[config.mk]
export PLATFORM = sky130hd
export DESIGN_NAME = AProject2
export DESIGN_NICKNAME = AProject2
export VERILOG_FILES = /design/flow/design.v
export SDC_FILE = /design/flow/constraint.sdc
export NUM_CORES = 4
export LEC_CHECK = 0
export CAP_MARGIN = 20
export CORE_MARGIN = 2
export CORE_UTILIZATION = 57
export SLEW_MARGIN = 20
[constraint.sdc]
create_clock -name core_clock -period 21.6 [get_ports {clk}]
set_input_delay 4.3200 -clock core_clock [delete_from_list [all_inputs] [get_ports {clk}]]
set_output_delay 4.3200 -clock core_clock [all_outputs]
set_load 0.01 [all_outputs]
[design.v]
`timescale 1ns / 1ps
module AProject2(led,lednext,switch,switchnext,btn, clk, rst, a, b, c, d, e, f, g, an
    );
input [3:0] btn; 
input [4:0] switch;
input [2:0] switchnext;
input clk; 
input rst;                                   
output a, b, c, d, e, f, g;  
output [3:0] an; 
output [4:0] led;
output [2:0] lednext;
reg a, b, c, d, e, f, g;  
reg [3:0] an;
reg slow_clock;
integer i;
integer count;
integer led_count;
integer guess;
integer guess_count;
integer guess_count2;
integer guess_count3;
reg countPL1;
reg countPL2;
reg countPL2values;
reg tempcount;
reg equaltemp;
reg freeze;
reg switchnextcount;
reg [4:0] led;
reg [2:0] lednext;
reg [4:0] dig;
reg [5:0] button0;
reg [5:0] button1;
reg [5:0] button2;
reg [5:0] button3;
reg [5:0] player1_0;
reg [5:0] player1_1;
reg [5:0] player1_2;
reg [5:0] player1_3;
reg [5:0] player2_0;
reg [5:0] player2_1;
reg [5:0] player2_2;
reg [5:0] player2_3;
reg [19:0] player1_full;
reg [19:0] player2_full;
wire slow_tick = (count > 900) && (slow_clock == 1'b0);
always @(posedge clk) 
begin
	if (rst)
	begin
		count<=0;
		slow_clock<=0;
	end
	else if (count > 900)
	begin
		count<=1;
		slow_clock<=~slow_clock;
	end
	else
		count<=count+1;
end
always @(posedge clk) 
if (rst)
begin
	a=0; b=0; c=0; d=0; e=0; f=0; g=0;
	an=0; led=0; lednext=0; dig=0;
	led_count=0;
	guess=0; guess_count=0; guess_count2=0; guess_count3=0;
	countPL1=0; countPL2=0; countPL2values=0;
	tempcount=0; equaltemp=0; freeze=0; switchnextcount=0;
	button0=0; button1=0; button2=0; button3=0;
	player1_0=0; player1_1=0; player1_2=0; player1_3=0;
	player2_0=0; player2_1=0; player2_2=0; player2_3=0;
	player1_full=0; player2_full=0;
end
else if (slow_tick)
begin
	if(freeze==0)
	begin
		led=switch;
		lednext=switchnext;
	end
	if (switch[4] == 0)                                 
	begin
		an=4'b 1111;
		button0=5'b00000;							
		button1=5'b10001;							
		button2=5'b00001;							
		button3=5'b00100;	
		countPL1=0;
		countPL2=0;
		countPL2values=0;
		tempcount=0;
		equaltemp=0;
		freeze=0;
		guess=0;
		guess_count=0;
		guess_count2=0;
		guess_count3=0;			
		player1_0=0;
		player1_1=0;
		player1_2=0;
		player1_3=0;
		player2_0=0;
		player2_1=0;
		player2_2=0;
		player2_3=0;
		player1_full=0;
		player2_full=0;			
	end
   else
		if(freeze==1)
		begin
			if (led_count > 5000) 
			begin 
				led_count=0;
				led=~led; 
				lednext=~lednext;
			end 
			led_count = led_count+1; 
		end
		if(switchnext[2]==1)								 
		begin
			if(switchnextcount==0)
			begin
				button0=player2_0;
				button1=player2_1;
				button2=player2_2;
				button3=player2_3;
				switchnextcount=1;
			end	
		end
		else
		begin
		switchnextcount=0;
		end
	 	if(switchnext[1]==0)									 
		begin
			if(countPL1==0)
			begin
				button0=5'b00000;
				button1=5'b10001;
				button2=5'b00001;
				button3=5'b00100;	
				countPL1=1;
				countPL2=0;
			end
		end
      begin 
			case (an)
				4'b 1110: an=4'b 1101;	
				4'b 1101: an=4'b 1011;  
				4'b 1011: an=4'b 0111;
				4'b 0111: an=4'b 1110;
				4'b 1111:an=4'b 0111;				
				default: an=1111; 
			endcase
			case (an)
				4'b 0111:  
				begin
					if(btn == 4'b0001)
					begin
						if(freeze==0)
						begin
							button0=switch;
							dig=button0;  
						end			
					end
					else
					begin
						dig=button0;
					end
				end
				4'b 1011: 
				begin
					if(btn == 4'b0010)
					begin
						if(freeze==0)
						begin								
							button1=switch;
							dig=button1;
						end
					end
					else
					begin
						dig=button1;
					end
				end	 
				4'b 1101: 
				begin
					if(btn == 4'b0100)
					begin
						if(freeze==0)
						begin								
							button2=switch;
							dig=button2;
						end
					end
					else
					begin
						dig=button2;
					end
				end
				4'b1110:  
				begin
					if(btn == 4'b1000)
					begin
						if(freeze==0)
						begin
							button3=switch;
							dig=button3;
						end
					end
					else
					begin
						dig=button3;
					end	
				end
			endcase
			if(switchnext[1]==1)														 
			begin
				if(countPL2==0)
				begin
					player1_0=button0;						     					 
					player1_1=button1;
					player1_2=button2;
					player1_3=button3;
					player1_full[4:0]=player1_0;
					player1_full[9:5]=player1_1;
					player1_full[14:10]=player1_2;
					player1_full[19:15]=player1_3;
					button0=5'b00000;
					button1=5'b10010;
					button2=5'b00001;
					button3=5'b00100;	
					countPL1=0;
					countPL2=1;
				end
				if(switchnext[0]==1)													 
				begin
					if(countPL2values==0)
					begin					
						player2_0=button0;						     					 
						player2_1=button1;
						player2_2=button2;
						player2_3=button3;
						player2_full[4:0]=player2_0;
						player2_full[9:5]=player2_1;
						player2_full[14:10]=player2_2;
						player2_full[19:15]=player2_3;								
						countPL2values=1;
					end
				end
				if(switchnext[0]==0)													 
				begin
					if(countPL2values==1)
					begin
						if(player2_full < player1_full)     					 
						begin
							button0=5'b 00000;
							button1=5'b 00011;
							button2=5'b 00001;
							button3=5'b 10010;
							guess=guess+1;
							countPL2values=0;
						end
						if(player2_full > player1_full)      					 
						begin
							button0=5'b 00000;
							button1=5'b 00101;
							button2=5'b 00010;
							button3=5'b 10010;
							guess=guess+1;
							countPL2values=0;
						end
						if(player2_full == player1_full)
						begin
							if(equaltemp==0)
							begin
								guess=guess+1;
								equaltemp=1;
							end
							if(guess>=1000 && guess<10000)
							begin
								guess=guess-1000;
								guess_count3=guess_count3+1;
							end												
							if(guess>=100 && guess<1000)
							begin
								guess=guess-100;
								guess_count2=guess_count2+1;
							end
							if(guess>=10 && guess<100)
							begin
								guess=guess-10;
								guess_count=guess_count+1;													
							end
							if(guess<10)
							begin
								if(tempcount==0)
								begin
									guess=guess+16;
									guess_count=guess_count+16;
									guess_count2=guess_count2+16;
									guess_count3=guess_count3+16;														
									tempcount=1;
								end
								button0=guess;
								button1=guess_count;
								button2=guess_count2;
								button3=guess_count3;
								led=0;
								lednext=0;
								countPL2values=0;
								freeze=1;
							end
						end											
					end
				end
			end
		end
		case (dig) 
		  5'b11111:  begin   
							a=0; b=1; c=1; d=1; e=0; f=0; g=0;  
						 end
		  5'b11110:  begin    
							a=0; b=1; c=1; d=0; e=0; f=0; g=0;  
						 end
		  5'b11101:  begin   
							a=1; b=0; c=0; d=0; e=0; f=1; g=0;  
						 end
		  5'b11100:  begin    
							a=0; b=1; c=1; d=0; e=0; f=0; g=1;  
						 end
		  5'b11011:  begin    
							a=1; b=1; c=0; d=0; e=0; f=0; g=0;  
						 end
		  5'b11010:  begin    
							a=0; b=0; c=0; d=1; e=0; f=0; g=0;  
						 end
		  5'b11001:  begin    
							a=0; b=0; c=0; d=1; e=1; f=0; g=0;  
						 end
		  5'b11000:  begin    
							a=0; b=0; c=0; d=0; e=0; f=0; g=0;  
						 end
		  5'b10111:  begin   
							a=0; b=0; c=0; d=1; e=1; f=1; g=1;  
						 end
		  5'b10110:  begin    
							a=0; b=1; c=0; d=0; e=0; f=0; g=0;  
						 end	
		  5'b10101:  begin    
							a=0; b=1; c=0; d=0; e=1; f=0; g=0;  
						 end
		  5'b10100:  begin    
							a=1; b=0; c=0; d=1; e=1; f=0; g=0;  
						 end
		  5'b10011:  begin    
							a=0; b=0; c=0; d=0; e=1; f=1; g=0;  
						 end 
		  5'b10010:  begin     
							a=0; b=0; c=1; d=0; e=0; f=1; g=0;    
						 end 
		  5'b10001:  begin     
							a=1; b=0; c=0; d=1; e=1; f=1; g=1;  
						 end 
		  5'b10000:  begin    
							a=0; b=0; c=0; d=0; e=0; f=0; g=1;  
						 end 
		  5'b00001:  begin    
							a=1; b=1; c=1; d=0; e=0; f=0; g=1;     
						 end
		  5'b00010:  begin    
							a=1; b=0; c=0; d=1; e=0; f=0; g=0;     
						 end	
		  5'b00011:  begin    
							a=1; b=1; c=0; d=0; e=0; f=1; g=0;     
						 end			 
		  5'b00100:  begin    
							a=0; b=0; c=1; d=1; e=0; f=0; g=0;     
						 end
		  5'b00101:  begin    
							a=1; b=1; c=1; d=1; e=0; f=1; g=1;     
						 end
		  5'b00110:  begin    
							a=1; b=0; c=0; d=0; e=0; f=0; g=1;     
						 end
		  5'b00111:  begin    
							a=0; b=1; c=0; d=0; e=1; f=0; g=1;     
						 end
		  5'b01000:  begin    
							a=1; b=0; c=0; d=0; e=1; f=0; g=0;     
						 end					 
		  5'b00000:  begin    
							a=1; b=1; c=1; d=1; e=1; f=1; g=1;      
						 end 	
		  default:  begin    
							a=1; b=1; c=1; d=1; e=1; f=1; g=1;  
						end 
		endcase 
	end
endmodule
[run.sh]
#!/bin/bash
# the make line also repeats each setting of config.mk as NAME=value (left out here)
make -C /OpenROAD-flow-scripts/flow DESIGN_CONFIG=/design/flow/config.mk WORK_HOME=/design/flow/orfs CLKGATE_MAP_FILE= finish
==> results of run 1 <==
[per-stage QoR]
stage | hold WS, ns | instance area, um^2 | cells
3_3_place_gp | 0.440 | 19000 | 2902
6_report | 0.452 | 19900 | 2951
5_1_grt | 0.490 | 19900 | 2950
3_5_place_dp | 0.449 | 19000 | 2902
2_1_floorplan | 0.432 | 18400 | 2576
4_1_cts | 0.455 | 19900 | 2950
[cell type report]
class                   count  area (um^2)  area share (%)
well taps                 402          503            2.53
repair buffers             73          627            3.15
clock inverters            12          150           0.754
diodes                      1         2.50          0.0126
flip-flops and latches    223         4460            22.4
inverters                  47          176           0.886
clock buffers              36          749            3.76
multi-input cells        2157        13200            66.5
[routing by layer]
metal	vias to the layer above	part of all wire [%]	wire length [um]	track usage (%)
met5	-	0	0	0
met4	0	4.2	2850	15.3
met3	225	13	8780	8.44
met2	1332	41	28100	58.2
met1	9626	42	28600	55.8
li1	9364	-	-	-
==> ci_impl_report.md, run 1 <==
### Yosys + OpenROAD results

| Metric | Value |
|---|---|
| Run status | complete, no violations |
| Core Util, Final | 62.8% |
| CP required | 22.04 ns |
| Max-cap violations | 0 |
| Most frequent cell after synthesis | nor2_1 |
| R2R depth | about 47 |
| Number of instances on the worst hold path | 2 |
| Worst R2R Setup Slack | 5.39 ns |
| Area Growth Syn to Fin | 8.01% |
| Psw | 0.000246 W |
| Top cells by count, synth | 347 x nor2_1, 333 x nand2_1, 223 x dfxtp_1 |
| Site Rows | 65 |
| Delay-heaviest family, CP | simple AND/OR/NAND/NOR gates |
| Final critical-path required period | 20.18 ns |
| Cell taking the most area after synthesis | dfxtp_1 |
| Tcrit/Tclk final | between 90 and 100% |
| Peak VDD IR | between 0.00006 and 0.00007 V |
| Port bufs | 32 |
| Average wire per standard cell | between 20 and 25 um |
| Largest net degree at the start of global routing | about 89 |
| Max stage delay on crit path | 1.00 ns |
| Die width | between 150 and 200 um |
| Tot GR Track Use | about two fifths |
| Critical Path Sink Type | flip-flop |
| Ys Warns | 1 |
| Global placer's final weighted congestion | 1.07 |
| Leakage | between 6 and 7 nW |
| Via density | between 6 and 7 |
| Crit path from | switchnext[1] |
| Cell Int Power | roughly 0.0007 W |
| Initial DRC Count | 2,900 |
| I/O Pins | 33 |
| Combinational Power | between 0.00006 and 0.00007 W |
| Slew Viols, Final | 0 |
| Relative slew margins | 25.6% |
| Post-DP HPWL | 50,300 um |
| Ys async rst share | 0% |
| Ys cells | around 2.6k |
| EDFF count, synth | 0 |
| Yosys simple share | around a third |
| Multiplexer share | roughly 3.2% |
| CP Class | input pin to flip-flop |
| Total CTS buffers | 27 |
| Worst min-delay path class | flip-flop to flip-flop |
| Yosys reg bits | around 220 |
| Post CTS Setup Buffer Count | 0 |
| Fillcell total | a little under 3k |
| RSZ-0062 raised after global routing | no |
| Post-Syn Instances | 2,576 |
| Hold Fails Final Rpt | 0 |
| Slowest stage cell, crit path | clkdlybuf4s50_1 |
| Via count | between 20k and 25k |
| Max clock buf depth | 3 |
| Overall power | approximately 0.00095 W |
| Pwr top | clock |
| Vias in the first global route | ~19k |
| Drt pass-1 iters | 6 |
| CP Buf/Inv Count | 5 |
| First-pass GRT wire length | roughly 110,000 um |
| Worst Path Max Fanout | 26 |
| Pre-CTS setup slack | approximately 1.4 ns |
| Post-synth seq share | around a quarter |
| Compound Share, Synth | between 20% and 30% |
| Min-delay src | e$_SDFFE_PP0P_ |
| Worst-Skew Late Latency | 0.56 ns |
| Final setup fails | 0 |
| Switching share of power | 26.0% |
| Worst endpoint data arrival time | 20.62 ns |
| Cell mode on critical path | nor3_1 |
| Setup total negative slack | 0 ns |
| Tool warning count | 36 |
| Area of the mapped netlist | ~18,000 um^2 |
| Main flop type | dfxtp_1 |
| Clock power share | about half |
| R2r startpoint | freeze$_SDFFE_PP0P_ |
| Chip area | 33,800 um^2 |
| CTS sink cnt | about 220 |
| Fmax | ~50 MHz |
| Top-area cell share | around a quarter |
| WL final | 68,400 um |
| Clock-pin slew on the worst setup and hold paths | ~0.06 ns |
| Core footprint | between 30,000 and 40,000 um^2 |
| Hold_buf cts | 0 |
| Init Core Util | around three fifths |
| Reg-to-reg endpoint | guess_count[4]$_SDFFE_PP0P_ |
| CTS tree | done |
| Post-CTS Resized | 0 |
| CTS Root Cell | clkbuf_16 |
| Initial antenna violation count | 0 |
| Startpoint Class | input pin |
| H-tree depth | 1 |
| Unique cell types | 99 |
| Sequential share of power | 43.6% |
| Xor/xnor share | roughly a tenth |
| Yosys-reported design area after synthesis | approximately 18,000 um^2 |
| Stages on the worst setup path | ~49 |
| Mapped Nets | approximately 2.6k |
| Final Worst Setup Slack | between 1 and 1.5 ns |
| Hold EP | e$_SDFFE_PP0P_ |
| Mean Syn Cell Area | 7.16 um^2 |
| Flop+latch power | 0.000412 W |
| Clk. pwr | around 0.00046 W |
| Main logic family | simple AND/OR/NAND/NOR gates |
| Antenna-violating nets left | 0 |
| Final #Nets | roughly 2.6k |
| Main area contributors | dfxtp_1 24%, nor2_1 7.1%, nand2_1 6.8%, xnor2_1 6.7%, a21oi_1 4.2% |
| Die Y | between 150 and 200 um |
| GR Overflow Total | 0 |
| Adders+Majority by Area | under 10% |
| CP endpoint | guess_count[4]$_SDFFE_PP0P_ |
| PD cells | 47.5 nW/um^2 |
| Clock Skews | around 0.0065 ns |
| Least-Margin Pin Slew | ~1.1 ns |
| Gate power share | between 7 and 8% |
| Remaining DRCs | 0 |
==> inputs of run 2 (changes only) <==
- ABC_AREA: default -> 1
- CAP_MARGIN: 20 -> 5
- CORE_ASPECT_RATIO: default -> 1.08
- CORE_MARGIN: 2 -> 3
- CORE_UTILIZATION: 57 -> 33
- CTS_CLUSTER_DIAMETER: default -> 165
- PLACE_DENSITY: default -> 0.39
- SETUP_SLACK_MARGIN: default -> 0.38
- TNS_END_PERCENT: default -> 85
- clock period: 21.6 -> 32.1 ns (I/O delays scaled with it)
==> ci_impl_report.md, run 2 <==
### Yosys + OpenROAD results

| Metric | Value |
|---|---|
| Ys Warns | 1 (unchanged) |
| Stages on the worst setup path | 74 (+51%) |
| Worst min-delay path class | flip-flop to flip-flop |
| Least-Margin Pin Slew | 1.07 ns (-0.0441 ns) |
| Via density | 5.40 (-22%) |
| Switching share of power | 35.9% (+9.9 points) |
| RSZ-0062 raised after global routing | no |
| Total CTS buffers | 31 (+15%) |
| Flop+latch power | 0.000277 W (-33%) |
| CP Buf/Inv Count | 10 (+5) |
| Yosys reg bits | 223 (unchanged) |
| Core footprint | 65,500 um^2 (+110%) |
| R2R depth | 71 (+51%) |
| Clock-pin slew on the worst setup and hold paths | 0.06 ns (about the same) |
| Die Y | 275 um (+49%) |
| Pwr top | clock |
| Slew Viols, Final | 0 (unchanged) |
| Main flop type | dfxtp_1 |
| Yosys-reported design area after synthesis | 22,000 um^2 (+19%) |
| Run status | complete, no violations |
| Antenna-violating nets left | 0 (unchanged) |
| Critical Path Sink Type | flip-flop |
| Relative slew margins | 28.6% (+3.0 points) |
| R2r startpoint | an[1]$_SDFFE_PP0P_ |
| Hold WS | 0.463 ns (+0.0108 ns) |
| Post CTS Setup Buffer Count | 0 (unchanged) |
| Ys async rst share | 0% (unchanged) |
| First-pass GRT wire length | 144,000 um (+36%) |
| Max stage delay on crit path | 0.79 ns (-0.21 ns) |
| Top-area cell share | 20.3% (-3.9 points) |
| Core Util, Final | 36.4% (-26 points) |
| Psw | 0.000315 W (+28%) |
| Ys cells | 3,879 (+51%) |
| Tcrit/Tclk final | 61.9% (-31 points) |
| Mean Syn Cell Area | 5.68 um^2 (-21%) |
| Slowest stage cell, crit path | o21ai_0 |
| Port bufs | 32 (unchanged) |
| Max clock buf depth | 3 (unchanged) |
| Setup total negative slack | 0 ns (unchanged) |
| Tot GR Track Use | 26.3% (-13 points) |
| Peak VDD IR | 0.0000380 V (-38%) |
| Average wire per standard cell | 20.0 um (-14%) |
| Dpl cells | 4,623 (+59%) |
| Sequential share of power | 31.6% (-12 points) |
| Most frequent cell after synthesis | nand2_1 |
| Final #Nets | 3,869 (+50%) |
| Hold EP | guess_count[3]$_SDFFE_PP0P_ |
| CP endpoint | button2[0]$_SDFFE_PP0P_ |
| Number of instances on the worst hold path | 2 (unchanged) |
| Area of the mapped netlist | 22,000 um^2 (+19%) |
| Tool warning count | 38 (+5.6%) |
| Chip area | 69,900 um^2 (+110%) |
| Vias in the first global route | 23.7k (+26%) |
| CTS sink cnt | 223 (unchanged) |
| Post-CTS Resized | 0 (unchanged) |
| Compound Share, Synth | 18.8% (-4.2 points) |
| Worst endpoint data arrival time | 20.33 ns (-0.29 ns) |
| Cell Int Power | 0.000563 W (-20%) |
| Post-Syn Instances | 3,879 (+51%) |
| Min-delay src | guess_count[3]$_SDFFE_PP0P_ |
| H-tree depth | 1 (unchanged) |
| Cell mode on critical path | nand2_1 |
| Cell taking the most area after synthesis | dfxtp_1 |
| Gate power share | 25.3% (+18 points) |
| Unique cell types | 66 (-33%) |
| Antenna Cells | 0 (-1) |
| Post-DP HPWL | 70,300 um (+40%) |
| Crit path from | switch[4] |
| Fmax | a little over 50 MHz |
| Multiplexer share | 0% (-3.2 points) |
| CTS Root Cell | clkbuf_16 |
| WL final | 93,700 um (+37%) |
| Reg-to-reg endpoint | button2[0]$_SDFFE_PP0P_ |
| Worst Path Max Fanout | 59 (+130%) |
| Mapped Nets | 3,933 (+50%) |
| Initial DRC Count | 2,134 (-26%) |
| Startpoint Class | input pin |
| EDFF count, synth | 0 (unchanged) |
| Leakage | 10.1 nW (+47%) |
| Delay-heaviest family, CP | simple AND/OR/NAND/NOR gates |
| Largest net degree at the start of global routing | 106 (+19%) |
| Yosys simple share | 45.0% (+12 points) |
| Post-route insts no fill | 4,680 (+59%) |
| Top cells by count, synth | 1,099 x nand2_1, 445 x inv_1, 398 x nor2_1 |
| Combinational Power | 0.000222 W (+220%) |
| Drt pass-1 iters | 6 (unchanged) |
| Adders+Majority by Area | 2.27% (-0.44 points) |
| Via count | 25.3k (+23%) |
| Site Rows | 97 (+49%) |
| CP Class | input pin to flip-flop |
| Global placer's final weighted congestion | 0.951 (-11%) |
| Overall power | 0.000878 W (-7.2%) |
| Init Core Util | 33.6% (-25 points) |
| Worst R2R Setup Slack | 18.47 ns (+13.08 ns) |
| Main logic family | simple AND/OR/NAND/NOR gates |
| Main area contributors | dfxtp_1 20%, nand2_1 19%, inv_1 7.6%, nor2_1 6.8%, nand3_1 6.2% |
| Worst-Skew Late Latency | 0.61 ns (+0.05 ns) |
| Hold_buf cts | 0 (unchanged) |
| Hold Fails Final Rpt | 0 (unchanged) |
| PD cells | 36.8 nW/um^2 (-23%) |
| GR Overflow Total | 0 (unchanged) |
| Remaining DRCs | 0 (unchanged) |
| Max-cap violations | 0 (unchanged) |
| Initial antenna violation count | 0 (unchanged) |
| Die width | 255 um (+38%) |
| Post-synth seq share | 20.3% (-3.9 points) |
| Clock Skews | 0.0264 ns (+0.0199 ns) |
| I/O Pins | 33 (unchanged) |
| CP required | 32.55 ns (+10.51 ns) |
| Clk. pwr | 0.000378 W (-19%) |
| CTS tree | done |
| Xor/xnor share | 1.35% (-8.6 points) |
| Final critical-path required period | around 20 ns |
| Area Growth Syn to Fin | 8.43% |
| Final setup fails | 0 (unchanged) |
| Clock power share | 43.1% (-6.0 points) |
-- run 2: layout make-up --
class	instances	area, um^2
clock buffers	46	902
repair buffers	63	559
clock inverters	11	184
flip-flops and latches	223	4460
fillers	7379	41600
multi-input cells	3007	14900
well taps	841	1050
inverters	489	1840
-- run 2: per-layer routing --
| layer | vias to the layer above | track usage, % | part of all wire (%) |
|---|---|---|---|
| met3 | 151 | 2.26 | 4.1 |
| li1 | 12661 | - | - |
| met5 | - | 0 | 0 |
| met4 | 0 | 11.0 | 4.5 |
| met1 | 11807 | 34.0 | 45 |
| met2 | 664 | 45.1 | 47 |
-- run 2: per-stage QoR --
stage / worst slack (ns) / cell area, um^2
finish: 12.22 / 23900
global route: 10.92 / 23900
detailed placement: 11.69 / 22800
CTS: 12.31 / 23900
floorplan: 16.12 / 22000
global placement: 11.83 / 22800
==> inputs of run 3 (changes only) <==
- ABC_AREA: 1 -> 0
- CAP_MARGIN: 5 -> 40
- CELL_PAD_IN_SITES_GLOBAL_PLACEMENT: default -> 1
- CORE_ASPECT_RATIO: 1.08 -> default
- CORE_MARGIN: 3 -> 2
- CORE_UTILIZATION: 33 -> 38
- CTS_CLUSTER_DIAMETER: 165 -> 209
- MAX_ROUTING_LAYER: default -> met5
- MIN_ROUTING_LAYER: default -> met1
- PLACE_DENSITY: 0.39 -> default
- PLACE_DENSITY_LB_ADDON: default -> 0.3
- SETUP_SLACK_MARGIN: 0.38 -> -1.81
- TNS_END_PERCENT: 85 -> default
- clock period: 32.1 -> 26.0 ns (I/O delays scaled with it)
==> ci_impl_report.md, run 3 <==
### Yosys + OpenROAD results

| Metric | Value |
|---|---|
| H-tree depth | 1 (unchanged) |
| CP endpoint | guess[25]$_SDFFE_PP0P_ |
| Unique cell types | 99 (+50%) |
| Multiplexer share | 3.23% (+3.2 points) |
| Post-Syn Instances | 2,576 (-34%) |
| CTS sink cnt | 223 (unchanged) |
| Clock Skews | 0.0168 ns (-0.00961 ns) |
| Cell mode on critical path | nand3_1 |
| Via count | 20.1k (-21%) |
| Site Rows | 80 (-18%) |
| Psw | 0.000204 W (-35%) |
| Post-DP HPWL | 55,000 um (-22%) |
| Run status | complete, no violations |
| Vias in the first global route | 18.9k (-20%) |
| Hold Fails Final Rpt | 0 (unchanged) |
| Post-route insts no fill | 3,182 (-32%) |
| Initial antenna violation count | 1 (+1) |
| Slew Viols, Final | 0 (unchanged) |
| Die width | 224 um (-12%) |
| Worst Path Max Fanout | 49 (-17%) |
| Post-synth seq share | 24.2% (+3.9 points) |
| Leakage | 6.99 nW (-31%) |
| R2r startpoint | an[2]$_SDFFE_PP0P_ |
| Yosys simple share | 32.7% (-12 points) |
| Drt pass-1 iters | 6 (unchanged) |
| Main area contributors | dfxtp_1 24%, nor2_1 7.1%, nand2_1 6.8%, xnor2_1 6.7%, a21oi_1 4.2% |
| Fmax | 47.2 MHz |
| Startpoint Class | input pin |
| Dpl cells | 3,127 (-32%) |
| Cell taking the most area after synthesis | dfxtp_1 |
| Fillcell total | 5,000 (-32%) |
| Mean Syn Cell Area | 7.16 um^2 (+26%) |
| Final critical-path required period | about 21 ns |
| Core footprint | 47,800 um^2 (-27%) |
| Compound Share, Synth | 23.1% (+4.2 points) |
| Pwr top | clock |
| I/O Pins | 33 (unchanged) |
| Ys cells | 2,576 (-34%) |
| Critical Path Sink Type | flip-flop |
| Sequential share of power | 42.6% (+11 points) |
| Switching share of power | 25.4% (-10 points) |
| Post-CTS Resized | 0 (unchanged) |
| Reg-to-reg endpoint | guess[25]$_SDFFE_PP0P_ |
| Hold WS | 0.453 ns (-0.00983 ns) |
| Max-cap violations | 0 (unchanged) |
| Global placer's final weighted congestion | 0.970 (+2.1%) |
| R2R depth | 53 (-25%) |
| Hold_buf cts | 0 (unchanged) |
| Initial DRC Count | 1,980 (-7.2%) |
| CP required | 26.42 ns (-6.13 ns) |
| Stages on the worst setup path | 54 (-27%) |
| Peak VDD IR | 0.0000302 V (-21%) |
| Tcrit/Tclk final | 81.6% (+20 points) |
| Final setup fails | 0 (unchanged) |
| Combinational Power | 0.0000593 W (-73%) |
| Clock-pin slew on the worst setup and hold paths | 0.06 ns (about the same) |
| Main logic family | simple AND/OR/NAND/NOR gates |
| First-pass GRT wire length | 113,000 um (-21%) |
| Adders+Majority by Area | 2.71% (+0.44 points) |
| Top cells by count, synth | 347 x nor2_1, 333 x nand2_1, 223 x dfxtp_1 |
| Antenna-violating nets left | 0 (unchanged) |
| Tot GR Track Use | 28.4% (+2.1 points) |
| Relative slew margins | 37.7% (+9.1 points) |
| Gate power share | 7.4% (-18 points) |
| Yosys reg bits | 223 (unchanged) |
| Max stage delay on crit path | 0.75 ns (-0.04 ns) |
| Ys async rst share | 0% (unchanged) |
| Worst endpoint data arrival time | 21.62 ns (+1.29 ns) |
| Worst min-delay path class | flip-flop to flip-flop |
| Mapped Nets | 2,630 (-33%) |
| Clock power share | 50.1% (+7.0 points) |
| WL final | 73,200 um (-22%) |
| Worst-Skew Late Latency | 0.56 ns (-0.05 ns) |
| Final #Nets | 2,601 (-33%) |
| Post-route cell area | 20,300 um^2 (-15%) |
| GR Overflow Total | 0 (unchanged) |
| Area of the mapped netlist | 18,400 um^2 (-16%) |
| Least-Margin Pin Slew | 0.934 ns (-0.135 ns) |
| Area Growth Syn to Fin | 10.3% |
| Max clock buf depth | 3 (unchanged) |
| Tool warning count | 34 (-11%) |
| CTS Root Cell | clkbuf_16 |
| Port bufs | 32 (unchanged) |
| Flop+latch power | 0.000342 W (+23%) |
| Ys Warns | 1 (unchanged) |
| Yosys-reported design area after synthesis | 18,400 um^2 (-16%) |
| PD cells | 39.6 nW/um^2 (+7.6%) |
| Top-area cell share | 24.2% (+3.9 points) |
| Number of instances on the worst hold path | 2 (unchanged) |
| Slowest stage cell, crit path | or4_1 |
| Xor/xnor share | 9.91% (+8.6 points) |
| Most frequent cell after synthesis | nor2_1 |
| Remaining DRCs | 0 (unchanged) |
| DP Area | 19,400 um^2 (-15%) |
| CP Class | input pin to flip-flop |
| Hold EP | e$_SDFFE_PP0P_ |
| Chip area | 50,300 um^2 (-28%) |
| Antenna Cells | 0 (unchanged) |
| EDFF count, synth | 0 (unchanged) |
| Clk. pwr | 0.000403 W (+6.6%) |
| Init Core Util | 38.5% (+4.9 points) |
| Die Y | 224 um (-18%) |
| Worst R2R Setup Slack | 9.69 ns (-8.78 ns) |
| Total CTS buffers | 27 (-13%) |
| Cell Int Power | 0.000600 W (+6.6%) |
| CTS tree | done |
| Largest net degree at the start of global routing | 86 (-19%) |
| CP Buf/Inv Count | 6 (-4) |
| Min-delay src | e$_SDFFE_PP0P_ |
| Setup total negative slack | 0 ns (unchanged) |
| Via density | 6.31 (+17%) |
| RSZ-0062 raised after global routing | no |
| Crit path from | switch[4] |
| Post CTS Setup Buffer Count | 0 (unchanged) |
| Delay-heaviest family, CP | simple AND/OR/NAND/NOR gates |
| Core Util, Final | 42.5% (+6.1 points) |
| Average wire per standard cell | 23.0 um (+15%) |
| Main flop type | dfxtp_1 |
[run 3: area by class of cell]
class / count / area [um^2] / area share, %
multi-input cells: 2157 / 13200 / 65.1
well taps: 615 / 769 / 3.78
flip-flops and latches: 223 / 4460 / 22.0
repair buffers: 91 / 769 / 3.78
clock inverters: 12 / 170 / 0.837
clock buffers: 37 / 753 / 3.70
inverters: 47 / 176 / 0.868
[run 3: per-layer routing]
layer	share of wire [%]	wire length (um)	track usage, %
met5	0	0	0
met4	4.8	3520	12.8
met2	45	33200	46.3
met1	43	31400	37.5
met3	7.0	5130	3.89
[run 3: per-stage QoR]
stage	power, W	setup slack, ns
after global placement	0.000407	4.63
after floorplan	0.000387	6.18
after CTS	0.000812	5.04
after detailed placement	0.000408	4.46
final	0.000805	4.79
after global routing	0.000830	3.58
==> inputs of run 4 (changes only) <==
- ABC_AREA: 0 -> 1
- CAP_MARGIN: 40 -> 20
- CELL_PAD_IN_SITES_GLOBAL_PLACEMENT: 1 -> default
- CORE_UTILIZATION: 38 -> 72
- CTS_CLUSTER_DIAMETER: 209 -> default
- HOLD_SLACK_MARGIN: default -> -0.08
- MAX_ROUTING_LAYER: met5 -> default
- MIN_ROUTING_LAYER: met1 -> default
- PLACE_DENSITY: default -> 0.67
- PLACE_DENSITY_LB_ADDON: 0.3 -> default
- SETUP_SLACK_MARGIN: -1.81 -> default
- clock period: 26.0 -> 12.0 ns (I/O delays scaled with it)
==> ci_impl_report.md, run 4 <==
### Yosys + OpenROAD results

| Metric | Value |
|---|---|
| GR Layer Usage met1 | 58.3% (+21 points) |
| PD cells | 91.8 nW/um^2 (+130%) |
| EDFF count, synth | 0 (unchanged) |
| Relative slew margins | 21.9% (-16 points) |
| CP endpoint | guess[15]$_SDFFE_PP0P_ |
| Fmax | between 80 and 90 MHz |
| Final setup fails | 0 (unchanged) |
| Met3 GRT Util | 12.8% (+8.9 points) |
| Core Util, Final | 81.2% (+39 points) |
| DP Area | 23,000 um^2 (+19%) |
| Flop+latch power | 0.000742 W (+120%) |
| Ys Warns | 1 (unchanged) |
| R2R depth | 75 (+42%) |
| Number of instances on the worst hold path | 2 (unchanged) |
| Min-delay src | guess[18]$_SDFFE_PP0P_ |
| Run status | complete, no violations |
| Vias in the first global route | 24.9k (+32%) |
| WL final | 81,300 um (+11%) |
| Psw | 0.000855 W (+320%) |
| Pre-CTS setup slack | -0.314 ns (-4.77 ns) |
| First-pass GRT wire length | 123,000 um (+9.0%) |
| Main flop type | dfxtp_1 |
| Least-Margin Pin Slew | 1.17 ns (+0.238 ns) |
| Via density | 6.46 (+2.5%) |
| Clock-pin slew on the worst setup and hold paths | 0.07 ns (about the same) |
| Tool warning count | 40 (+18%) |
| Mapped Nets | 3,933 (+50%) |
| Clock Skews | 0.0363 ns (+0.0195 ns) |
| Yosys simple share | 45.0% (+12 points) |
| Mean Syn Cell Area | 5.68 um^2 (-21%) |
| Antenna Cells | 0 (unchanged) |
| Clock power share | 36.8% (-13 points) |
| Top-area cell share | 20.3% (-3.9 points) |
| Post-Syn Instances | 3,879 (+51%) |
| Cell Int Power | 0.00141 W (+130%) |
| Final #Nets | 3,997 (+54%) |
| Area of the mapped netlist | 22,000 um^2 (+19%) |
| Critical Path Sink Type | flip-flop |
| Clk. pwr | 0.000833 W (+110%) |
| Pwr top | clock |
| Die Y | 179 um (-20%) |
| Tot GR Track Use | 47.8% (+19 points) |
| Stages on the worst setup path | 76 (+41%) |
| Multiplexer share | 0% (-3.2 points) |
| M2 GR Usage | 72.9% (+27 points) |
| Combinational Power | 0.000690 W (+1100%) |
| GRT Max-Usage Layer | met2 |
| Init Core Util | 72.6% (+34 points) |
| Adders+Majority by Area | 2.27% (-0.44 points) |
| H-tree depth | 1 (unchanged) |
| Slowest stage cell, crit path | ha_1 |
| Max clock buf depth | 3 (unchanged) |
| Initial DRC Count | 4,334 (+120%) |
| Hold EP | guess[18]$_SDFFE_PP0P_ |
| Main logic family | simple AND/OR/NAND/NOR gates |
| Post-route cell area | 24,600 um^2 (+21%) |
| Remaining DRCs | 0 (unchanged) |
| Main area contributors | dfxtp_1 20%, nand2_1 19%, inv_1 7.6%, nor2_1 6.8%, nand3_1 6.2% |
| Worst endpoint data arrival time | 12.17 ns (-9.45 ns) |
| Max stage delay on crit path | 0.31 ns (-0.44 ns) |
| Register area | 4460 um^2 (unchanged) |
| Leakage | 10.7 nW (+54%) |
| Most frequent cell after synthesis | nand2_1 |
| Yosys-reported design area after synthesis | 22,000 um^2 (+19%) |
| Ys cells | 3,879 (+51%) |
| Final critical-path required period | roughly 12 ns |
| Max-cap violations | 0 (unchanged) |
| Total CTS buffers | 27 (unchanged) |
| Worst min-delay path class | flip-flop to flip-flop |
| Compound Share, Synth | 18.8% (-4.2 points) |
| Cell mode on critical path | nand2_1 |
| Cell taking the most area after synthesis | dfxtp_1 |
| Startpoint Class | input pin |
| Global placer's final weighted congestion | 1.10 (+14%) |
| Crit path from | switch[4] |
| Xor/xnor share | 1.35% (-8.6 points) |
| Antenna-violating nets left | 0 (unchanged) |
| Site Rows | 64 (-20%) |
| Fillcell total | 2,305 (-54%) |
| Delay-heaviest family, CP | simple AND/OR/NAND/NOR gates |
| Hold Fails Final Rpt | 0 (unchanged) |
| Average wire per standard cell | 18.6 um (-19%) |
| Hold_buf cts | 0 (unchanged) |
| CTS Root Cell | clkbuf_16 |
| Drt pass-1 iters | 12 (+6) |
| Sequential share of power | 32.8% (-9.8 points) |
| CP Buf/Inv Count | 12 (+6) |
| Largest net degree at the start of global routing | 110 (+28%) |
| I/O Pins | 33 (unchanged) |
| Slew Viols, Final | 0 (unchanged) |
| CTS tree | done |
| Reg-to-reg endpoint | guess[15]$_SDFFE_PP0P_ |
| CTS sink cnt | 223 (unchanged) |
| Worst R2R Setup Slack | 2.00 ns (-7.69 ns) |
| Logic area | 15,300 um^2 (+16%) |
| Switching share of power | 37.8% (+12 points) |
| Ys async rst share | 0% (unchanged) |
| Tcrit/Tclk final | 97.4% (+16 points) |
| Post-DP HPWL | 56,500 um (+2.7%) |
| Worst-Skew Late Latency | 0.59 ns (+0.03 ns) |
| R2r startpoint | an[2]$_SDFFE_PP0P_ |
| Hold WS | 0.468 ns (+0.0154 ns) |
| Top cells by count, synth | 1,099 x nand2_1, 445 x inv_1, 398 x nor2_1 |
| Die width | 179 um (-20%) |
| Chip area | 32,000 um^2 (-36%) |
| Final Worst Setup Slack | 0.317 ns (-4.48 ns) |
| Unique cell types | 66 (-33%) |
| GR Overflow Total | 0 (unchanged) |
| Area Growth Syn to Fin | 11.9% |
| Post-synth seq share | 20.3% (-3.9 points) |
| Yosys reg bits | 223 (unchanged) |
| Initial antenna violation count | 1 (unchanged) |
| CP Class | input pin to flip-flop |
| Gate power share | 30.5% (+23 points) |
| Peak VDD IR | 0.000141 V (+370%) |
| Via count | 28.2k (+40%) |
| Worst Path Max Fanout | 14 (-71%) |
| CP required | 12.49 ns (-13.93 ns) |
| Port bufs | 32 (unchanged) |
| Core footprint | 30,300 um^2 (-37%) |
run 4: layout make-up:
class | count | area share (%)
well taps | 396 | 2.01
multi-input cells | 3009 | 62.1
inverters | 489 | 7.49
flip-flops and latches | 223 | 18.1
clock inverters | 17 | 0.599
repair buffers | 193 | 6.74
clock buffers | 32 | 2.98
run 4: repair_timing:
action,CTS,global route
endpoints found under the setup margin,0,68
buffers inserted,0,26
resized,0,134
run 4: routing by layer:
layer	wire, um	vias up
met5	12	-
met4	6900	2
met3	11400	578
met2	34500	2259
met1	28400	12426
li1	-	12911
run 4: through the flow:
stage	setup TNS (ns)	total power, W	instances
6_report	0	0.00226	4359
5_1_grt	-6.47	0.00233	4359
4_1_cts	0	0.00218	4327
3_5_place_dp	-10.52	0.00136	4278
3_3_place_gp	0	0.00135	4278
2_1_floorplan	0	0.00118	3879
==> inputs of run 5 (changes only) <==
- CAP_MARGIN: 20 -> 35
- CELL_PAD_IN_SITES_DETAIL_PLACEMENT: default -> 1
- CELL_PAD_IN_SITES_GLOBAL_PLACEMENT: default -> 3
- CORE_ASPECT_RATIO: default -> 1.51
- CORE_MARGIN: 2 -> 9
- CORE_UTILIZATION: 72 -> 27
- HOLD_SLACK_MARGIN: -0.08 -> default
- PLACE_DENSITY: 0.67 -> default
- PLACE_DENSITY_LB_ADDON: default -> 0.04
- TNS_END_PERCENT: default -> 95
- clock period: 12.0 -> 17.3 ns (I/O delays scaled with it)
==> ci_impl_report.md, run 5 <==
### Yosys + OpenROAD results

| Metric | Value |
|---|---|
| Run status | complete, no violations |
| Startpoint Class | input pin |
| Setup total negative slack | 0 ns (unchanged) |
| Post-synth seq share | 20.3% (unchanged) |
| Tcrit/Tclk final | 92.5% (-4.9 points) |
| Clock power share | 41.2% (+4.4 points) |
| Xor/xnor share | 1.35% (unchanged) |
| Final #Nets | 3,894 (-2.6%) |
| Post-route insts no fill | 4,902 (+12%) |
| Most frequent cell after synthesis | nand2_1 |
| Die width | 250 um (+40%) |
| Chip area | 92,400 um^2 (+190%) |
| R2r startpoint | an[2]$_SDFFE_PP0P_ |
| GR Overflow Total | 0 (unchanged) |
| Max stage delay on crit path | 0.65 ns (+0.34 ns) |
| PD cells | 67.7 nW/um^2 (-26%) |
| Area Growth Syn to Fin | 10.1% |
| Antenna Cells | 0 (unchanged) |
| Main flop type | dfxtp_1 |
| Overall power | 0.00164 W (-27%) |
| WL final | 115,000 um (+41%) |
| Area of the mapped netlist | 22,000 um^2 (unchanged) |
| Via density | 5.32 (-18%) |
| First-pass GRT wire length | 173,000 um (+40%) |
| RSZ-0062 raised after global routing | no |
| Relative slew margins | 36.0% (+14 points) |
| Init Core Util | 27.3% (-45 points) |
| Fmax | around 63 MHz |
| Yosys-reported design area after synthesis | 22,000 um^2 (unchanged) |
| Via count | 26.1k (-7.4%) |
| Worst R2R Setup Slack | 4.42 ns (+2.42 ns) |
| Hold Fails Final Rpt | 0 (unchanged) |
| Ys cells | 3,879 (unchanged) |
| Stages on the worst setup path | 79 (+3.9%) |
| Worst Path Max Fanout | 21 (+7) |
| Max clock buf depth | 3 (unchanged) |
| Antenna-violating nets left | 0 (unchanged) |
| Tool warning count | 36 (-10%) |
| Gate power share | 27.5% (-3.0 points) |
| Fillcell total | 10.8k (+370%) |
| Ys Warns | 1 (unchanged) |
| Port bufs | 32 (unchanged) |
| CP Class | input pin to flip-flop |
| Cell mode on critical path | nand2_1 |
| Die Y | 369 um (+110%) |
| Multiplexer share | 0% (unchanged) |
| CTS Root Cell | clkbuf_16 |
| Crit path from | switch[4] |
| Drt pass-1 iters | 5 (-7) |
| Logic area | 14,900 um^2 (-2.7%) |
| Dpl cells | 4,847 (+13%) |
| Worst-Skew Late Latency | 0.63 ns (+0.04 ns) |
| CP required | 17.85 ns (+5.36 ns) |
| Unique cell types | 66 (unchanged) |
| Initial antenna violation count | 2 (+1) |
| Peak VDD IR | 0.0000763 V (-46%) |
| EDFF count, synth | 0 (unchanged) |
| Mapped Nets | 3,933 (unchanged) |
| Vias in the first global route | 27.6k (+11%) |
| Hold WS | 0.469 ns (+0.000243 ns) |
| Global placer's final weighted congestion | 0.900 (-18%) |
| Slew Viols, Final | 0 (unchanged) |
| Pwr top | clock |
| Hold EP | d$_SDFFE_PP0P_ |
| Min-delay src | d$_SDFFE_PP0P_ |
| Yosys reg bits | 223 (unchanged) |
| CP Buf/Inv Count | 13 (+1) |
| Sequential share of power | 31.3% (-1.5 points) |
| Post CTS Setup Buffer Count | 0 (unchanged) |
| Least-Margin Pin Slew | 0.960 ns (-0.212 ns) |
| Average wire per standard cell | 23.4 um (+25%) |
| Hold_buf cts | 0 (unchanged) |
| Number of instances on the worst hold path | 2 (unchanged) |
| CTS sink cnt | 223 (unchanged) |
| Final critical-path required period | approximately 16 ns |
| Core footprint | 80,700 um^2 (+170%) |
| Top-area cell share | 20.3% (unchanged) |
| Post-Syn Instances | 3,879 (unchanged) |
| Yosys simple share | 45.0% (unchanged) |
| Post-DP HPWL | 88,800 um (+57%) |
| Top cells by count, synth | 1,099 x nand2_1, 445 x inv_1, 398 x nor2_1 |
| Clk. pwr | 0.000677 W (-19%) |
| Critical Path Sink Type | flip-flop |
| Switching share of power | 38.6% (+0.85 points) |
| R2R depth | 78 (+4.0%) |
| Reg-to-reg endpoint | guess[22]$_SDFFE_PP0P_ |
| Combinational Power | 0.000452 W (-34%) |
| Largest net degree at the start of global routing | 144 (+31%) |
| Cell taking the most area after synthesis | dfxtp_1 |
| Clock Skews | 0.0388 ns (+0.00254 ns) |
| Ys async rst share | 0% (unchanged) |
| Final setup fails | 0 (unchanged) |
| Tot GR Track Use | 24.2% (-24 points) |
| Main area contributors | dfxtp_1 20%, nand2_1 19%, inv_1 7.6%, nor2_1 6.8%, nand3_1 6.2% |
| Psw | 0.000635 W (-26%) |
| Initial DRC Count | 1,253 (-71%) |
| Compound Share, Synth | 18.8% (unchanged) |
| Register area | 4460 um^2 (unchanged) |
| Clock-pin slew on the worst setup and hold paths | 0.06 ns (about the same) |
| Cell Int Power | 0.00101 W (-28%) |
| Remaining DRCs | 0 (unchanged) |
| Leakage | 10.2 nW (-5.0%) |
| H-tree depth | 1 (unchanged) |
| CTS tree | done |
| Main logic family | simple AND/OR/NAND/NOR gates |
| Delay-heaviest family, CP | simple AND/OR/NAND/NOR gates |
| Max-cap violations | 0 (unchanged) |
| Flop+latch power | 0.000514 W (-31%) |
| Worst min-delay path class | flip-flop to flip-flop |
| CP endpoint | guess[22]$_SDFFE_PP0P_ |
| Total CTS buffers | 30 (+11%) |
| Adders+Majority by Area | 2.27% (unchanged) |
| I/O Pins | 33 (unchanged) |
| Worst endpoint data arrival time | 16.55 ns (+4.38 ns) |
| Slowest stage cell, crit path | nor3_1 |
| Mean Syn Cell Area | 5.68 um^2 (unchanged) |
| Post-CTS Resized | 0 (unchanged) |
| Site Rows | 128 (+100%) |
-- run 5: layout make-up --
type | count | share of cell area, %
multi-input cells | 3007 | 61.3
clock inverters | 10 | 0.557
repair buffers | 89 | 3.13
inverters | 489 | 7.62
flip-flops and latches | 223 | 18.4
clock buffers | 44 | 3.60
well taps | 1040 | 5.36
-- run 5: per-stage QoR --
step / worst slack [ns] / area, um^2 / utilization, %
6_report: 1.31 / 24300 / 30.1
5_1_grt: 0.119 / 24300 / 30.1
4_1_cts: 1.38 / 24300 / 30.1
3_5_place_dp: 0.749 / 23200 / 28.8
3_3_place_gp: 0.819 / 23200 / 28.8
2_1_floorplan: 4.28 / 22000 / -
-- run 5: routing by layer --
metal  GRT usage, %  vias up  wire length (um)
met5              0        -                 0
met4           11.7        0              6090
met3           1.92      222              2430
met2           47.2      410             61200
met1           25.6    12779             45000
li1               -    12683                 -
==> inputs of run 6 (changes only) <==
- ABC_AREA: 1 -> 0
- CAP_MARGIN: 35 -> 15
- CELL_PAD_IN_SITES_DETAIL_PLACEMENT: 1 -> default
- CELL_PAD_IN_SITES_GLOBAL_PLACEMENT: 3 -> 0
- CORE_ASPECT_RATIO: 1.51 -> default
- CORE_MARGIN: 9 -> 2
- CORE_UTILIZATION: 27 -> 72
- CTS_CLUSTER_DIAMETER: default -> 234
- CTS_CLUSTER_SIZE: default -> 34
- HOLD_SLACK_MARGIN: default -> 0.28
- MAX_ROUTING_LAYER: default -> met5
- MIN_ROUTING_LAYER: default -> met1
- PLACE_DENSITY_LB_ADDON: 0.04 -> default
- SETUP_SLACK_MARGIN: default -> -0.67
- TNS_END_PERCENT: 95 -> 40
- clock period: 17.3 -> 10.3 ns (I/O delays scaled with it)
==> ci_impl_report.md, run 6 <==
### Metrics collected by this job

| Metric | Value |
|---|---|
| EDFF count, synth | 0 (unchanged) |
| Pre-CTS setup slack | -3.83 ns (-4.58 ns) |
| Core footprint | 25,200 um^2 (-69%) |
| Post-Syn Instances | 2,576 (-34%) |
| Last flow stage reached | 4_1_cts |
| Run status | stopped before the end |
| Main logic family | simple AND/OR/NAND/NOR gates |
| Mean Syn Cell Area | 7.16 um^2 (+26%) |
| Unique cell types | 99 (+50%) |
| Init Core Util | 73.2% (+46 points) |
| Top cells by count, synth | 347 x nor2_1, 333 x nand2_1, 223 x dfxtp_1 |
| Mapped Nets | 2,630 (-33%) |
| Adders+Majority by Area | 2.71% (+0.44 points) |
| I/O Pins | 33 (unchanged) |
| Die width | 164 um (-35%) |
| Post-DP HPWL | 62,700 um (-29%) |
| Main area contributors | dfxtp_1 24%, nor2_1 7.1%, nand2_1 6.8%, xnor2_1 6.7%, a21oi_1 4.2% |
| Ys Warns | 1 (unchanged) |
| Port bufs | 32 (unchanged) |
| Yosys simple share | 32.7% (-12 points) |
| Global placer's final weighted congestion | 1.10 (+23%) |
| Compound Share, Synth | 23.1% (+4.2 points) |
| Ys async rst share | 0% (unchanged) |
| Main flop type | dfxtp_1 |
| Site Rows | 58 (-55%) |
| Multiplexer share | 3.23% (+3.2 points) |
| Ys cells | 2,576 (-34%) |
| Cell taking the most area after synthesis | dfxtp_1 |
| Yosys reg bits | 223 (unchanged) |
| Die Y | 164 um (-56%) |
| Top-area cell share | 24.2% (+3.9 points) |
| Xor/xnor share | 9.91% (+8.6 points) |
| Post-synth seq share | 24.2% (+3.9 points) |
| Yosys-reported design area after synthesis | 18,400 um^2 (-16%) |
| Log Error | [ERROR DPL-0033] detailed placement checks failed during check placement. |
| Chip area | 26,900 um^2 (-71%) |
| Most frequent cell after synthesis | nor2_1 |
| Area of the mapped netlist | 18,400 um^2 (-16%) |
==> run 6: metrics by stage <==
| stage | area (um^2) | cells | setup TNS (ns) | util [%] | power, W |
|---|---|---|---|---|---|
| floorplan | 18800 | 2576 | -246.38 | - | 0.000986 |
| global placement | 23600 | 3416 | -202.91 | 93.6 | 0.00107 |
| detailed placement | 23600 | 3416 | -246.67 | 93.6 | 0.00108 |
==> inputs of run 7 (changes only) <==
- ABC_AREA: 0 -> 1
- CAP_MARGIN: 15 -> 35
- CELL_PAD_IN_SITES_DETAIL_PLACEMENT: default -> 1
- CELL_PAD_IN_SITES_GLOBAL_PLACEMENT: 0 -> 3
- CORE_MARGIN: 2 -> 9
- CORE_UTILIZATION: 72 -> 39
- CTS_CLUSTER_DIAMETER: 234 -> default
- CTS_CLUSTER_SIZE: 34 -> default
- HOLD_SLACK_MARGIN: 0.28 -> default
- MAX_ROUTING_LAYER: met5 -> default
- MIN_ROUTING_LAYER: met1 -> default
- PLACE_DENSITY_LB_ADDON: default -> 0.04
- SETUP_SLACK_MARGIN: -0.67 -> default
- TNS_END_PERCENT: 40 -> 5
- clock period: 10.3 -> 17.3 ns (I/O delays scaled with it)
==> ci_impl_report.md, run 7 <==
### Metrics collected by this job

| Metric | Value |
|---|---|
| Die width | 256 um (+56%) |
| Multiplexer share | 0% (-3.2 points) |
| Chip area | 65,400 um^2 (+140%) |
| Post-Syn Instances | 3,879 (+51%) |
| Init Core Util | 39.7% (-34 points) |
| Log Error | [ERROR FLW-0024] Place density exceeds 1.0 (current PLACE_DENSITY_LB_ADDON =  0.04). Please check if the value of  PLACE_DENSITY_LB_ADDON is between 0 and 0.99. |
| Ys async rst share | 0% (unchanged) |
| Last flow stage reached | 3_1_place_gp_skip_io |
| Ys cells | 3,879 (+51%) |
| Xor/xnor share | 1.35% (-8.6 points) |
| Post-synth seq share | 20.3% (-3.9 points) |
| Mapped Nets | 3,933 (+50%) |
| Unique cell types | 66 (-33%) |
| Main logic family | simple AND/OR/NAND/NOR gates |
| Ys Warns | 1 (unchanged) |
| EDFF count, synth | 0 (unchanged) |
| Adders+Majority by Area | 2.27% (-0.44 points) |
| Most frequent cell after synthesis | nand2_1 |
| Mean Syn Cell Area | 5.68 um^2 (-21%) |
| Run status | stopped before the end |
| Area of the mapped netlist | 22,000 um^2 (+19%) |
| Top-area cell share | 20.3% (-3.9 points) |
| Die Y | 256 um (+56%) |
| Yosys-reported design area after synthesis | 22,000 um^2 (+19%) |
| Top cells by count, synth | 1,099 x nand2_1, 445 x inv_1, 398 x nor2_1 |
| Main area contributors | dfxtp_1 20%, nand2_1 19%, inv_1 7.6%, nor2_1 6.8%, nand3_1 6.2% |
| Main flop type | dfxtp_1 |
| Yosys simple share | 45.0% (+12 points) |
| Yosys reg bits | 223 (unchanged) |
| Core footprint | 55,500 um^2 (+120%) |
| Site Rows | 86 (+48%) |
| Compound Share, Synth | 18.8% (-4.2 points) |
| Cell taking the most area after synthesis | dfxtp_1 |
==> inputs of run 8 (changes only) <==
- ABC_AREA: 1 -> default
- CAP_MARGIN: 35 -> 20
- CELL_PAD_IN_SITES_DETAIL_PLACEMENT: 1 -> default
- CELL_PAD_IN_SITES_GLOBAL_PLACEMENT: 3 -> default
- CORE_MARGIN: 9 -> 2
- CORE_UTILIZATION: 39 -> 58
- PLACE_DENSITY_LB_ADDON: 0.04 -> default
- SETUP_SLACK_MARGIN: default -> -0.87
- TNS_END_PERCENT: 5 -> default
- clock period: 17.3 -> 12.0 ns (I/O delays scaled with it)
==> ci_impl_report.md, run 8 <==
### Yosys + OpenROAD results

| Metric | Value |
|---|---|
| Cell taking the most area after synthesis | dfxtp_1 |
| Largest net degree at the start of global routing | 92 |
| Fillcell total | approximately 2.1k |
| Multiplexer share | 3.23% (+3.2 points) |
| Run status | failed layout checks |
| Die Y | 182 um (-29%) |
| Compound Share, Synth | 23.1% (+4.2 points) |
| Antenna Cells | 0 |
| H-tree depth | 1 |
| PD cells | between 60 and 70 nW/um^2 |
| Gate power share | between 10 and 15% |
| Setup total negative slack | -55.96 ns |
| Total CTS buffers | 24 |
| Min-delay src | e$_SDFFE_PP0P_ |
| Clock Skews | 0.0289 ns |
| EDFF count, synth | 0 (unchanged) |
| WL final | 79,700 um |
| Post-DP HPWL | 57,700 um |
| Worst endpoint data arrival time | roughly 13 ns |
| Unique cell types | 99 (+50%) |
| Worst-Skew Late Latency | between 0.5 and 0.6 ns |
| Tool warning count | a little over 40 |
| Startpoint Class | input pin |
| Reg-to-reg endpoint | guess[26]$_SDFFE_PP0P_ |
| CP required | ~12 ns |
| Final Worst Setup Slack | -1.10 ns |
| Top cells by count, synth | 347 x nor2_1, 333 x nand2_1, 223 x dfxtp_1 |
| Psw | 0.000442 W |
| Final #Nets | ~3.2k |
| Yosys-reported design area after synthesis | 18,400 um^2 (-16%) |
| Switching share of power | around a quarter |
| Slowest stage cell, crit path | or4_1 |
| Met1 WL | about 29,000 um |
| Fail Reasons | setup timing |
| Clock power share | between 40% and 50% |
| Main area contributors | dfxtp_1 24%, nor2_1 7.1%, nand2_1 6.8%, xnor2_1 6.7%, a21oi_1 4.2% |
| Leakage | around 9.9 nW |
| Dpl cells | approximately 3.5k |
| Delay-heaviest family, CP | simple AND/OR/NAND/NOR gates |
| Site Rows | 65 (-24%) |
| R2R depth | roughly 46 |
| Drt pass-1 iters | 7 |
| Die width | 182 um (-29%) |
| Vias in the first global route | between 20k and 25k |
| Init Core Util | 58.7% (+19 points) |
| Max clock buf depth | 3 |
| R2r startpoint | an[2]$_SDFFE_PP0P_ |
| Ys cells | 2,576 (-34%) |
| CP Class | input pin to flip-flop |
| Worst min-delay path class | flip-flop to flip-flop |
| Max-cap violations | 0 |
| I/O Pins | 33 |
| CP endpoint | guess[26]$_SDFFE_PP0P_ |
| Final setup fails | 62 |
| Tcrit/Tclk final | 109% |
| Remaining DRCs | 0 |
| CTS tree | done |
| RSZ-0062 raised after global routing | yes |
| Hold Fails Final Rpt | 0 |
| Via density | 6.77 |
| Yosys reg bits | 223 (unchanged) |
| Adders+Majority by Area | 2.71% (+0.44 points) |
| Uppermost layer routed | met4 |
| Peak VDD IR | 0.000104 V |
| Cell mode on critical path | buf_4 |
| Xor/xnor share | 9.91% (+8.6 points) |
| Post-synth seq share | 24.2% (+3.9 points) |
| Slew Viols, Final | 0 |
| Critical Path Sink Type | flip-flop |
| Initial antenna violation count | 0 |
| Core Util, Final | around 80% |
| Average wire per standard cell | approximately 23 um |
| Clk. pwr | slightly below 0.0008 W |
| Top-area cell share | 24.2% (+3.9 points) |
| Least-Margin Pin Slew | a little over 1 ns |
| Global placer's final weighted congestion | about 1.1 |
| Main flop type | dfxtp_1 |
| Pwr top | clock |
| Relative slew margins | ~31% |
| Port bufs | 32 |
| Main logic family | simple AND/OR/NAND/NOR gates |
| Cell Int Power | about 0.0013 W |
| Area of the mapped netlist | 18,400 um^2 (-16%) |
| Final critical-path required period | 13.10 ns |
| Most frequent cell after synthesis | nor2_1 |
| Overall power | 0.00170 W |
| Crit path from | switch[4] |
| Core footprint | 31,400 um^2 (-43%) |
| Mean Syn Cell Area | 7.16 um^2 (+26%) |
| CTS sink cnt | 223 |
| First-pass GRT wire length | 122,000 um |
| Post-Syn Instances | 2,576 (-34%) |
| Fmax | around 76 MHz |
| Hold EP | e$_SDFFE_PP0P_ |
| Metal2 WL | 35,100 um |
| Combinational Power | between 0.00015 and 0.0002 W |
| Clock-pin slew on the worst setup and hold paths | roughly 0.070 ns |
| CTS Root Cell | clkbuf_16 |
| Mapped Nets | 2,630 (-33%) |
| Met3 Routed Length | 8710 um |
| Worst Path Max Fanout | 7 |
| Max stage delay on crit path | roughly 0.73 ns |
| Ys Warns | 1 (unchanged) |
| Flop+latch power | approximately 0.00074 W |
| Chip area | 33,200 um^2 (-49%) |
| GR Overflow Total | 0 |
| Initial DRC Count | approximately 3.2k |
| Tot GR Track Use | a little under half |
| Worst R2R Setup Slack | about 0.54 ns |
| Yosys simple share | 32.7% (-12 points) |
| Post-route insts no fill | between 3k and 4k |
| Number of instances on the worst hold path | 2 |
| CP Buf/Inv Count | 7 |
| Antenna-violating nets left | 0 |
| Stages on the worst setup path | approximately 47 |
| Ys async rst share | 0% (unchanged) |
| Via count | approximately 24k |
| Sequential share of power | 43.6% |
| Area Growth Syn to Fin | 36.4% |
[run 8: final cells by class]
| class | instances | area, um^2 | area share [%] |
|---|---|---|---|
| timing repair buffer | 659 | 5090 | 20.2 |
| sequential | 223 | 4460 | 17.7 |
| inverter | 47 | 178 | 0.706 |
| clock inverter | 11 | 109 | 0.433 |
| tap | 402 | 503 | 2.00 |
| multi-input combinational | 2157 | 14100 | 56.1 |
| clock buffer | 31 | 688 | 2.74 |
[run 8: timing repair]
| action | 4_1_cts | 5_1_grt |
|---|---|---|
| setup buffers | 27 | 7 |
| hold buffers | 0 | 0 |
| gates resized | 79 | 66 |
| setup endpoints to repair | 60 | 62 |
| gates cloned | 0 | 1 |
| pin swaps | 32 | 23 |
[run 8: stage by stage]
step                      hold WS [ns]  worst slack, ns  cell area [um^2]
after detailed placement         0.453            -2.23             23500
after floorplan                  0.432            -2.49             18800
final                            0.458            -1.10             25200
after CTS                        0.461            -1.06             24800
after global routing             0.490            -1.56             25200
after global placement           0.437            -1.79             23500
[run 8: layer usage]
| layer | vias up | track usage, % |
|---|---|---|
| met4 | 0 | 33.4 |
| met2 | 1778 | 74.3 |
| met1 | 11064 | 54.0 |
| met3 | 517 | 9.94 |
| li1 | 10528 | - |
| met5 | - | 0 |
==> inputs of run 9 (changes only) <==
- ABC_AREA: default -> 1
- CELL_PAD_IN_SITES_DETAIL_PLACEMENT: default -> 0
- CORE_ASPECT_RATIO: default -> 0.51
- CORE_MARGIN: 2 -> 10
- CORE_UTILIZATION: 58 -> 38
- PLACE_DENSITY: default -> 0.64
- SETUP_SLACK_MARGIN: -0.87 -> 2.17
- clock period: 12.0 -> 19.4 ns (I/O delays scaled with it)
==> ci_impl_report.md, run 9 <==
### Yosys + OpenROAD results

| Metric | Value |
|---|---|
| Main logic family | simple AND/OR/NAND/NOR gates |
| First-pass GRT wire length | 150,000 um (+22%) |
| Number of instances on the worst hold path | 2 (unchanged) |
| EDFF count, synth | 0 (unchanged) |
| Worst endpoint data arrival time | 16.93 ns (+3.46 ns) |
| Worst-Skew Late Latency | 0.60 ns (+0.06 ns) |
| Met3 Routed Length | 18,800 um (+120%) |
| Clock Skews | 0.0281 ns (-0.000761 ns) |
| Run status | complete, no violations |
| Dpl cells | 4,555 (+32%) |
| Die Y | 192 um (+5.3%) |
| Global placer's final weighted congestion | 1.12 (+4.3%) |
| Fmax | ~61 MHz |
| Post-synth seq share | 20.3% (-3.9 points) |
| Clock power share | 37.9% (-7.5 points) |
| R2R depth | 69 (+50%) |
| Mapped Nets | 3,933 (+50%) |
| Final critical-path required period | 16.42 ns |
| Cell taking the most area after synthesis | dfxtp_1 |
| Slew Viols, Final | 0 (unchanged) |
| Most frequent cell after synthesis | nand2_1 |
| Worst Path Max Fanout | 19 (+12) |
| Stages on the worst setup path | 71 (+51%) |
| Reg-to-reg endpoint | button0[3]$_SDFFE_PP0P_ |
| Via density | 5.83 (-14%) |
| Main area contributors | dfxtp_1 20%, nand2_1 19%, inv_1 7.6%, nor2_1 6.8%, nand3_1 6.2% |
| Flop+latch power | 0.000458 W (-38%) |
| Site Rows | 62 (-4.6%) |
| Clock-pin slew on the worst setup and hold paths | 0.06 ns (about the same) |
| Critical Path Sink Type | flip-flop |
| Hold EP | button0[2]$_SDFFE_PP0P_ |
| Main flop type | dfxtp_1 |
| Total CTS buffers | 25 (+4.2%) |
| CTS tree | done |
| Pre-CTS setup slack | 2.43 ns (+4.66 ns) |
| Initial antenna violation count | 1 (+1) |
| Max clock buf depth | 3 (unchanged) |
| Sequential share of power | 32.5% (-11 points) |
| Min-delay src | button0[2]$_SDFFE_PP0P_ |
| CP Class | input pin to flip-flop |
| Hold WS | 0.464 ns (+0.00600 ns) |
| Ys cells | 3,879 (+51%) |
| Setup total negative slack | 0 ns (+55.96 ns) |
| Leakage | 10.1 nW (+1.6%) |
| PD cells | 59.5 nW/um^2 (-12%) |
| Yosys-reported design area after synthesis | 22,000 um^2 (+19%) |
| WL final | 103,000 um (+29%) |
| Area of the mapped netlist | 22,000 um^2 (+19%) |
| Compound Share, Synth | 18.8% (-4.2 points) |
| Via count | 26.9k (+12%) |
| Post-route insts no fill | 4,606 (+30%) |
| Cell mode on critical path | nand2_1 |
| Peak VDD IR | 0.0000729 V (-30%) |
| Drt pass-1 iters | 6 (-1) |
| Ys Warns | 1 (unchanged) |
| Core footprint | 56,800 um^2 (+81%) |
| Relative slew margins | 29.0% (-2.2 points) |
| Cell Int Power | 0.000847 W (-33%) |
| Remaining DRCs | 0 (unchanged) |
| Max-cap violations | 0 (unchanged) |
| Top-area cell share | 20.3% (-3.9 points) |
| Area Growth Syn to Fin | 7.71% |
| H-tree depth | 1 (unchanged) |
| CP endpoint | button0[3]$_SDFFE_PP0P_ |
| Init Core Util | 38.8% (-20 points) |
| Combinational Power | 0.000418 W (+120%) |
| Initial DRC Count | 4,590 (+44%) |
| Clk. pwr | 0.000536 W (-31%) |
| I/O Pins | 33 (unchanged) |
| RSZ-0062 raised after global routing | no |
| Average wire per standard cell | 22.4 um (-0.77%) |
| Unique cell types | 66 (-33%) |
| Multiplexer share | 0% (-3.2 points) |
| Post-Syn Instances | 3,879 (+51%) |
| Antenna-violating nets left | 0 (unchanged) |
| Least-Margin Pin Slew | 1.06 ns (+0.0340 ns) |
| Gate power share | 29.6% (+19 points) |
| Pwr top | clock |
| Psw | 0.000565 W (+28%) |
| Ys async rst share | 0% (unchanged) |
| Xor/xnor share | 1.35% (-8.6 points) |
| Delay-heaviest family, CP | simple AND/OR/NAND/NOR gates |
| Vias in the first global route | 22.4k (-2.1%) |
| Tcrit/Tclk final | 84.6% (-24 points) |
| CP required | 19.91 ns (+7.53 ns) |
| Largest net degree at the start of global routing | 106 (+15%) |
| Top cells by count, synth | 1,099 x nand2_1, 445 x inv_1, 398 x nor2_1 |
| Switching share of power | 40.0% (+14 points) |
| Mean Syn Cell Area | 5.68 um^2 (-21%) |
| Crit path from | btn[3] |
| Met1 WL | 49,400 um (+71%) |
| Die width | 357 um (+96%) |
| Yosys simple share | 45.0% (+12 points) |
| Chip area | 68,600 um^2 (+110%) |
| Final Worst Setup Slack | 2.98 ns (+4.07 ns) |
| Metal2 WL | 33,300 um (-5.1%) |
| R2r startpoint | an[1]$_SDFFE_PP0P_ |
| CTS sink cnt | 223 (unchanged) |
| Final setup fails | 0 (-100%) |
| Max stage delay on crit path | 0.54 ns (-0.19 ns) |
| Tot GR Track Use | 28.6% (-17 points) |
| Worst min-delay path class | flip-flop to flip-flop |
| CTS Root Cell | clkbuf_16 |
| Startpoint Class | input pin |
| Slowest stage cell, crit path | nor3_1 |
| Final #Nets | 3,873 (+22%) |
| Worst R2R Setup Slack | 6.43 ns (+5.89 ns) |
| Adders+Majority by Area | 2.27% (-0.44 points) |
| Post-DP HPWL | 80,000 um (+38%) |
| Port bufs | 32 (unchanged) |
| Hold Fails Final Rpt | 0 (unchanged) |
| Yosys reg bits | 223 (unchanged) |
| GR Overflow Total | 0 (unchanged) |
| Uppermost layer routed | met5 |
| Tool warning count | 37 (-9.8%) |
| CP Buf/Inv Count | 11 (+4) |
==> run 9: routing by layer <==
layer,GRT usage (%),up-vias
met5,0.857,-
met1,45.4,12237
met4,3.95,3
li1,-,12672
met3,14.6,96
met2,31.8,1848
==> run 9: area by class of cell <==
type	instances	area (um^2)
multi-input combinational	3008	14900
inverter	489	1850
antenna	1	2.50
timing repair buffer	72	659
sequential	223	4460
clock buffer	38	764
fill	6292	33100
tap	768	961
clock inverter	7	98.8
==> run 9: metrics by stage <==
step	util (%)	total power, W	area [um^2]
2_1_floorplan	-	0.000732	22000
3_5_place_dp	40.1	0.000856	22800
3_3_place_gp	40.1	0.000863	22800
4_1_cts	41.6	0.00139	23600
5_1_grt	41.8	0.00145	23700
6_report	41.8	0.00141	23700
==> run 9: what timing repair did <==
action / in CTS / in global routing
buffers inserted: 0 / 2
resized: 0 / 11
hold buffers: 0 / 0
setup endpoints to repair: 0 / 62
Power and IR drop assume default switching activity.
